==> 04-18 <==
==> flow/design.v <==
`timescale 1ns / 1ps
module cordic_sin_cos
(
    input clk,
    input reset_n,
    input i_call,
    input [31:0] i_data,
    output o_done,
    output [31:0] o_cos,
    output [31:0] o_sin
);
cordic_sin_cos_core u_sin_cos (
    .clk     ( clk ),
    .reset_n ( reset_n ),
    .i_call  ( i_call ),
    .i_data  ( i_data ),
    .o_done  ( o_done ),
    .o_cos   ( o_cos ),
    .o_sin   ( o_sin )
);
endmodule
module cordic_sin_cos_core(
    clk,
    reset_n,
    i_call,
    i_data,
    o_done,
    o_cos,
    o_sin
);
     input clk;
     input reset_n;
	 input i_call; 
	 input signed [31:0] i_data;
	 output o_done;
	 output signed [31:0] o_cos;
	 output signed [31:0] o_sin;	 
	 function [31:0] atan;
	    input [3:0] idx;
	    case( idx )
	       4'd0: atan = 32'd2949120;  4'd1: atan = 32'd1740992;  4'd2: atan = 32'd919872;  4'd3: atan = 32'd466944;
	       4'd4: atan = 32'd234368;   4'd5: atan = 32'd117312;   4'd6: atan = 32'd58688;   4'd7: atan = 32'd29312;
	       4'd8: atan = 32'd14656;    4'd9: atan = 32'd7360;     4'd10: atan = 32'd3648;   4'd11: atan = 32'd1856;
	       4'd12: atan = 32'd896;     4'd13: atan = 32'd448;     4'd14: atan = 32'd256;    default: atan = 32'd128;
	    endcase
	 endfunction
	 reg signed [31:0]x,y,tx,ty,deg,rcos,rsin;
	 reg [7:0]i,seg;
	 reg isdone,isnegcos,isnegsin,isswap;
	 always @ ( posedge clk or negedge reset_n )
	 if( !reset_n )
	 begin
	    { x,y,deg,rcos,rsin } <= { 32'd0,32'd0,32'd0,32'd0,32'd0};
		i <= 8'd0;
		{ isdone,isnegcos,isnegsin,isswap } <= { 1'b0,1'b0,1'b0,1'b0 };
	 end
	 else if( i_call )
	 case( i )       
  	    0:
		begin
		   seg = i_data / 90;
		   if( seg == 0 ) 
		   begin 
		   	  deg <= i_data; 
		   	  isnegcos <= 0; 
		   	  isnegsin <= 0; 
		   	  isswap <= 0; 
		   end
		   else if( seg == 1 ) 
		   begin 
		   	  deg <= i_data - 90; 
		   	  isnegcos <= 1; 
		   	  isnegsin <= 0; 
		   	  isswap <= 1; 
		   end
		   else if( seg == 2 ) 
		   begin 
		   	  deg <= i_data - 180; 
		   	  isnegcos <= 1; 
		   	  isnegsin <= 1; 
		   	  isswap <= 0; 
		   end
		   else if( seg == 3 ) 
		   begin 
		   	  deg <= i_data - 270; 
		   	  isnegcos <= 0; 
		   	  isnegsin <= 1; 
		   	  isswap <= 1;  
		   end 
		   i <= i + 1'b1;
	    end		 
		1:
		begin 
		   x <= 32'd39797; 
		   y <= 32'd0; 
		   deg <= deg << 16; 
		   i <= i + 1'b1; 
		end					 
		2,3,4,5,6,7,8,9,10,11,12,13,14,15,16,17:
		if( deg > 0 )
		begin
		   ty = y >>> i-2;
		   tx = x >>> i-2;
		   x <= x - ty;
		   y <= y + tx;
		   deg <= deg - atan(i-2);
		   i <= i + 1'b1;
		end
		else
		begin
		   ty = y >>> i-2;
		   tx = x >>> i-2;
		   x <= x + ty ;
		   y <= y - tx ;
		   deg <= deg + atan(i-2);
		   i <= i + 1'b1;
		end
		18:
		begin 
		   {rcos,rsin} <= isswap ? { y,x } : { x,y }; 
		   i <= i + 1'b1; 
		end			
		19:
		begin 
		   isdone <= 1'b1; 
		   i <= i + 1'b1; 
		end		
		20:
		begin 
		   isdone <= 1'b0; 
		   i <= 8'd0; 
		end		   
	 endcase
	 assign o_done = isdone;
	 assign o_cos = isnegcos ? -(rcos) : rcos;
	 assign o_sin = isnegsin ? -(rsin) : rsin;
endmodule
==> flow/run.sh <==
#!/bin/bash
# the make line also repeats each setting of config.mk as NAME=value (left out here)
make -C /OpenROAD-flow-scripts/flow DESIGN_CONFIG=/design/flow/config.mk WORK_HOME=/design/flow/orfs CLKGATE_MAP_FILE= finish
==> flow/config.mk <==
export PLATFORM = sky130hd
export DESIGN_NAME = cordic_sin_cos
export DESIGN_NICKNAME = cordic_sin_cos
export VERILOG_FILES = /design/flow/design.v
export SDC_FILE = /design/flow/constraint.sdc
export NUM_CORES = 4
export LEC_CHECK = 0
export ABC_AREA = 1
export CAP_MARGIN = 20
export CELL_PAD_IN_SITES_DETAIL_PLACEMENT = 0
export CORE_MARGIN = 2
export CORE_UTILIZATION = 72
export CTS_CLUSTER_SIZE = 14
export GPL_TIMING_DRIVEN = 1
export HOLD_SLACK_MARGIN = 0.29
export PLACE_DENSITY = 0.6
export SETUP_SLACK_MARGIN = 4.09
export SLEW_MARGIN = 20
==> flow/constraint.sdc <==
create_clock -name core_clock -period 15.8 [get_ports {clk}]
set_input_delay 3.1600 -clock core_clock [delete_from_list [all_inputs] [get_ports {clk}]]
set_output_delay 3.1600 -clock core_clock [all_outputs]
set_load 0.01 [all_outputs]
==> inputs of 05-13, as changes to 04-18 <==
ABC_AREA = unset   (was 1)
CELL_PAD_IN_SITES_DETAIL_PLACEMENT = unset   (was 0)
CORE_UTILIZATION = 36   (was 72)
CTS_CLUSTER_SIZE = unset   (was 14)
GPL_TIMING_DRIVEN = unset   (was 1)
HOLD_SLACK_MARGIN = unset   (was 0.29)
PLACE_DENSITY = unset   (was 0.6)
SETUP_SLACK_MARGIN = unset   (was 4.09)
==> flow/constraint.sdc (replaced) <==
create_clock -name core_clock -period 32.6 [get_ports {clk}]
set_input_delay 6.5200 -clock core_clock [delete_from_list [all_inputs] [get_ports {clk}]]
set_output_delay 6.5200 -clock core_clock [all_outputs]
set_load 0.01 [all_outputs]
==> inputs of 10-05, as changes to 04-18 <==
CELL_PAD_IN_SITES_DETAIL_PLACEMENT = unset   (was 0)
CORE_UTILIZATION = 58   (was 72)
CTS_CLUSTER_DIAMETER = 381   (was unset)
CTS_CLUSTER_SIZE = unset   (was 14)
GPL_TIMING_DRIVEN = unset   (was 1)
HOLD_SLACK_MARGIN = unset   (was 0.29)
PLACE_DENSITY = unset   (was 0.6)
SETUP_SLACK_MARGIN = unset   (was 4.09)
TNS_END_PERCENT = 5   (was unset)
==> flow/constraint.sdc (replaced) <==
create_clock -name core_clock -period 16.2 [get_ports {clk}]
set_input_delay 3.2400 -clock core_clock [delete_from_list [all_inputs] [get_ports {clk}]]
set_output_delay 3.2400 -clock core_clock [all_outputs]
set_load 0.01 [all_outputs]
==> qor summary <==
metric	05-13	10-05	04-18
Outcome	complete, no violations	complete, but fails checks	aborted with a tool error
Last stage reached	-	-	global routing (5_1_grt)
Reasons for failing layout checks	-	negative setup slack	-
Worst Hold Slack	0.466 ns	0.425 ns	-
Core Util, Final	0.397	0.685	-
Setup Skew	0.0252 ns	0.00831 ns	-
Number of endpoints failing setup at the final stage	0	35	-
Largest fanout on the critical path	15	12	-
Final-stage net count	3986	5015	-
Data required time at the worst endpoint	33.00 ns	16.56 ns	-
Width of the chip	285 um	226 um	203 um
RR Endpoint	u_sin_cos.y[31]	u_sin_cos.y[30]	-
Yosys xor share	0.110	0.0769	0.0769
